build 65:
==> flow/design.v (excerpt) <==
module usb_top_level(
    input logic clk,
    input logic n_rst,
    input logic hsel,
    input logic [3:0] haddr,
    input logic [1:0] htrans,
    input logic  [1:0] hsize,
    input logic hwrite,
    input logic [31:0] hwdata,
    output logic [31:0] hrdata,
    output logic hresp,
    output logic hready,
    output logic d_mode,
    input logic d_plus_in,
    input logic d_minus_in,
    output logic d_plus_out,
    output logic d_minus_out,
    output logic [6:0] buffer_occupancy,
    output logic get_rx_data,
    output logic [3:0] tx_packet,
    output logic tx_transfer_active
);
logic [3:0] rx_packet;
logic rx_data_ready;
logic rx_transfer_active;
logic rx_error;
logic store_rx_packet_data;
logic [7:0] rx_packet_data;
logic flush;
logic [7:0] rx_data;
logic store_tx_data;
logic [7:0] tx_data;
logic clear;
logic tx_error;
logic get_tx_packet_data;
logic [7:0] tx_packet_data;
ahb_slave AHB_SLAVE(
    .clk(clk),
    .n_rst(n_rst),
    .hsel(hsel),
    .hwrite(hwrite),
    .hsize(hsize),
    .haddr(haddr),
    .htrans(htrans),
    .hwdata(hwdata),
    .hrdata(hrdata),
    .hresp(hresp),
    .hready(hready),
    .dmode(d_mode),
    .rx_packet(rx_packet),
    .rx_data_ready(rx_data_ready),
    .rx_transfer_active(rx_transfer_active),
    .rx_error(rx_error),
    .buffer_occupancy(buffer_occupancy),
    .rx_data(rx_data),
  ...
export LEC_CHECK = 0
export ABC_AREA = 0
export CAP_MARGIN = 10
export CELL_PAD_IN_SITES_DETAIL_PLACEMENT = 0
export CELL_PAD_IN_SITES_GLOBAL_PLACEMENT = 3
export CORE_ASPECT_RATIO = 0.66
export CORE_MARGIN = 2
export CORE_UTILIZATION = 34
export CTS_CLUSTER_SIZE = 86
export GPL_ROUTABILITY_DRIVEN = 0
export GPL_TIMING_DRIVEN = 0
export HOLD_SLACK_MARGIN = -0.09
export MAX_ROUTING_LAYER = met5
export MIN_ROUTING_LAYER = met2
export PLACE_DENSITY = 0.88
export SETUP_SLACK_MARGIN = 0.2
export SLEW_MARGIN = 25
create_clock -name core_clock -period 8.44 [get_ports {clk}]
run.sh (not shown) runs the stock make flow with config.mk's settings and CLKGATE_MAP_FILE=.
Build 65 never completed; the flow aborted with a tool error in global routing.
--- input diff build 65..build 25 ---
- swapping 0.88 for 0.51 in PLACE_DENSITY
- putting TNS_END_PERCENT at 30 where nothing was set
### Flow results
- Area after synthesis: build 65 vs build 25 identical
- Reported for build 25 and build 65, die area turned out identical to the last digit.
- On cell area after placement, build 65 tracks build 25 almost exactly.
- Diff build 25..build 65 | number of sinks on the clock net | unchanged
- Build 65 → build 25: pre-CTS setup slack went up; HPWL after detailed placement rose by about 9%; fraction of synthesis flops using an asynchronous set or reset pin did not really move; post-synthesis register bit count flat.
- Build 25 terminated abnormally: global routing reported GRT-0116.
Edits applied to the flow inputs when going from build 25 to build 38:
- GPL_ROUTABILITY_DRIVEN: 0 -> unset
- TNS_END_PERCENT: 30 -> unset
- CELL_PAD_IN_SITES_GLOBAL_PLACEMENT: 3 -> unset
- SLEW_MARGIN: 25 -> 20
- CELL_PAD_IN_SITES_DETAIL_PLACEMENT: 0 -> unset
- MAX_ROUTING_LAYER: met5 -> unset
- PLACE_DENSITY: 0.51 -> unset
- CORE_UTILIZATION: 34 -> 45
- SETUP_SLACK_MARGIN: 0.2 -> unset
- GPL_TIMING_DRIVEN: 0 -> unset
- CORE_ASPECT_RATIO: 0.66 -> unset
- ABC_AREA: 0 -> unset
- MIN_ROUTING_LAYER: met2 -> unset
- CTS_CLUSTER_SIZE: 86 -> unset
- CAP_MARGIN: 10 -> 20
- HOLD_SLACK_MARGIN: -0.09 -> unset
- the clock period (ns, I/O delays scaled along): 8.44 -> 6.66
--- outcome ---
Compared with build 25, in build 38 sum of net half-perimeters after detailed placement has decreased; initial core utilization went up; floorplan row count shows an increase of 6.8%; worst slack at placement -0.94 ns; number of buffers created by CTS moved up.
Build 38: PASS, flow complete, no timing, DRC or antenna violations
Width of the die, build 25 and build 38, higher one = build 25.
Changes observed in build 38 relative to build 25: post-synthesis simple-gate area fraction held steady; instance area at placement has decreased; die area went down by about 24%.
### build 38 -> build 10
- CTS_CLUSTER_SIZE newly set to 100
- CORE_UTILIZATION changed from 45 to 64
- the clock period (ns, I/O delays scaled along) changed from 6.66 to 7.23
[summary]
- Any difference in overflow left after global routing between build 10 and build 38 is small enough to ignore.
- Delta (build 10 minus build 38): portion of the layout cell area used by clock cells comparable; total power of the final layout dropped 6.7%.
#### Input delta (build 50 over build 10)
- SETUP_SLACK_MARGIN newly set to 0.14
- CTS_CLUSTER_SIZE removed (was 100)
- CORE_UTILIZATION changed from 64 to 72
- the clock period (ns, I/O delays scaled along) changed from 7.23 to 3.7
### Flow results
Build 50 did not finish: a tool error stopped it during global routing. Per the comparison of build 50 with build 10, setup slack at placement saw a decrease; global placement routability congestion grew by about 8%. Number of instances in the synthesized netlist delta (build 10 -> build 50): insignificant. From build 10 to build 50 the numbers moved as follows: horizontal extent of the die -14 um, floorplan-stage core utilization +7.8 points, post-CTS setup buffer count increased 21. Going from build 10 to build 50, the die area was shrunk. Build 50 improves on build 10 in area of the core region. The final reports for build 50 and build 10 show detailed-placement wirelength estimate higher in the former.
Here is what was changed in the inputs of build 89 compared with build 50.
- CORE_UTILIZATION changed from 72 to 66
- SETUP_SLACK_MARGIN changed from 0.14 to 0.96
- MAX_ROUTING_LAYER newly set to met4
Build 89 vs. build 50: area after synthesis shows no meaningful change; count of cells resized by post-cts repair grew by 285. Relative to build 50, build 89 degrades standard cell core area. Cmp build 89 vs build 50: detailed placer's ending HPWL higher in build 89. Comparing build 50 against build 89, there is no change at all in compound-gate portion of the synthesized area. Taking build 50 as the reference, in build 89 die width now larger, number of buffers created by CTS now sits higher, xor/xnor share of the synthesized area level, cell total after placement picked up an extra 32, yosys stat cell total neither gained nor lost much. What ended build 89 was a tool error in global routing; the run never finished. Across both runs, total number of placement rows was higher for build 89 than for build 50.

---

## 06-28
Starting RTL as in the previous note.
// usb_top_level
module usb_top_level(
    input logic clk,
    input logic n_rst,
    input logic hsel,
    input logic [3:0] haddr,
    input logic [1:0] htrans,
    input logic  [1:0] hsize,
    input logic hwrite,
    input logic [31:0] hwdata,
    output logic [31:0] hrdata,
    output logic hresp,
    output logic hready,
    output logic d_mode,
    input logic d_plus_in,
    input logic d_minus_in,
    output logic d_plus_out,
    output logic d_minus_out,
    output logic [6:0] buffer_occupancy,
    output logic get_rx_data,
    output logic [3:0] tx_packet,
    output logic tx_transfer_active
);
logic [3:0] rx_packet;
logic rx_data_ready;
logic rx_transfer_active;
logic rx_error;
logic store_rx_packet_data;
logic [7:0] rx_packet_data;
logic flush;
logic [7:0] rx_data;
logic store_tx_data;
logic [7:0] tx_data;
logic clear;
logic tx_error;
logic get_tx_packet_data;
logic [7:0] tx_packet_data;
ahb_slave AHB_SLAVE(
    .clk(clk),
    .n_rst(n_rst),
    .hsel(hsel),
    .hwrite(hwrite),
    .hsize(hsize),
    .haddr(haddr),
    .htrans(htrans),
    .hwdata(hwdata),
    .hrdata(hrdata),
    .hresp(hresp),
  ...
Settings: LEC_CHECK=0, ABC_AREA=1, CAP_MARGIN=40, CORE_ASPECT_RATIO=0.52, CORE_MARGIN=2, CORE_UTILIZATION=40, CTS_CLUSTER_SIZE=70, GPL_ROUTABILITY_DRIVEN=0, GPL_TIMING_DRIVEN=1, HOLD_SLACK_MARGIN=0.04, MAX_ROUTING_LAYER=met4, PLACE_DENSITY_LB_ADDON=0.29, SETUP_SLACK_MARGIN=0.19, SLEW_MARGIN=40, TNS_END_PERCENT=10; clock period 3.92 ns.
## Diff of input files: 08-12 against 06-28
==> flow/config.mk <==
export PLATFORM = sky130hd
export DESIGN_NAME = usb_top_level
export DESIGN_NICKNAME = usb_top_level
export VERILOG_FILES = /design/flow/design.v
export SDC_FILE = /design/flow/constraint.sdc
export NUM_CORES = 4
export LEC_CHECK = 0
export CAP_MARGIN = 20
export CORE_MARGIN = 2
export CORE_UTILIZATION = 61
export SLEW_MARGIN = 20
==> flow/constraint.sdc <==
create_clock -name core_clock -period 5.41 [get_ports {clk}]
set_input_delay 1.0820 -clock core_clock [delete_from_list [all_inputs] [get_ports {clk}]]
set_output_delay 1.0820 -clock core_clock [all_outputs]
set_load 0.01 [all_outputs]
==> results <==
Number of placement rows, 08-12 vs 06-28: up by a little under 10%. reg2reg as the worst hold-check path type was reported by 08-12, and in2async by 06-28. Sequential-to-total area share from yosys stat ended up 2.0 points higher on 08-12 than on 06-28. Post-layout instance area in 08-12 vs 06-28: down 5.9%. Changes observed in 08-12 relative to 06-28: count of buffers not belonging to the clock network in the layout shrank by 57; post-layout period usage of the worst path held steady.

---

Starting RTL as in the previous note.
Design usb_top_level, start of the top module:
module usb_top_level(
    input logic clk,
    input logic n_rst,
    input logic hsel,
    input logic [3:0] haddr,
    input logic [1:0] htrans,
    input logic  [1:0] hsize,
    input logic hwrite,
    input logic [31:0] hwdata,
    output logic [31:0] hrdata,
    output logic hresp,
    output logic hready,
    output logic d_mode,
    input logic d_plus_in,
    input logic d_minus_in,
    output logic d_plus_out,
    output logic d_minus_out,
    output logic [6:0] buffer_occupancy,
    output logic get_rx_data,
    output logic [3:0] tx_packet,
    output logic tx_transfer_active
);
logic [3:0] rx_packet;
logic rx_data_ready;
logic rx_transfer_active;
logic rx_error;
logic store_rx_packet_data;
logic [7:0] rx_packet_data;
logic flush;
logic [7:0] rx_data;
logic store_tx_data;
logic [7:0] tx_data;
logic clear;
logic tx_error;
logic get_tx_packet_data;
logic [7:0] tx_packet_data;
ahb_slave AHB_SLAVE(
    .clk(clk),
    .n_rst(n_rst),
    .hsel(hsel),
    .hwrite(hwrite),
    .hsize(hsize),
    .haddr(haddr),
  ...
make LEC_CHECK=0 ABC_AREA=0 CAP_MARGIN=40 CORE_ASPECT_RATIO=1.22 CORE_MARGIN=2 CORE_UTILIZATION=72 CTS_CLUSTER_SIZE=20 GPL_ROUTABILITY_DRIVEN=1 GPL_TIMING_DRIVEN=1 PLACE_DENSITY_LB_ADDON=0.25 SETUP_SLACK_MARGIN=0.2 SLEW_MARGIN=30 finish   # period 3.85 ns
The baseline died in 5_1_grt.
Rerun with:
- ABC_AREA: 0 -> 1
- CTS_CLUSTER_DIAMETER: not set -> 248
- CTS_CLUSTER_SIZE: 20 -> 73
- PLACE_DENSITY: not set -> 0.88
- PLACE_DENSITY_LB_ADDON: 0.25 -> not set
- SETUP_SLACK_MARGIN: 0.2 -> 0.94
- SLEW_MARGIN: 30 -> 10
- clock period: 3.85 -> 3.24 ns (I/O delays scaled with it)
What happened: The new run failed in 5_1_grt; synthesized area increases by 4.3%; die area rose by 4.2%; synthesized cell count climbs by 19%.
Rerun with:
- ABC_AREA: 1 -> 0
- CAP_MARGIN: 40 -> 15
- CORE_UTILIZATION: 72 -> 66
- CTS_CLUSTER_DIAMETER: 248 -> not set
- CTS_CLUSTER_SIZE: 73 -> 20
- PLACE_DENSITY: 0.88 -> not set
- SETUP_SLACK_MARGIN: 0.94 -> 0.2
- SLEW_MARGIN: 10 -> 30
- clock period: 3.24 -> 3.83 ns (I/O delays scaled with it)
This time the run completed and failed the layout checks on negative setup slack; synthesized area fell by about 4%; die area rose by about 4.5%; synthesized cell count fell by about 16%.
Rerun with:
- CAP_MARGIN: 15 -> 40
- CORE_UTILIZATION: 66 -> 69
- CTS_CLUSTER_SIZE: 20 -> 72
- GPL_TIMING_DRIVEN: 1 -> 0
- PLACE_DENSITY: not set -> 0.88
- SETUP_SLACK_MARGIN: 0.2 -> not set
- clock period: 3.83 -> 5.83 ns (I/O delays scaled with it)
Outcome: This time the run never finished: it broke off in 5_1_grt (GRT-0116). Area after synthesis stays the same. Synthesized cell count stays the same. Die size decreases by a few percent.
Power is estimated from default activity; no workload was simulated.
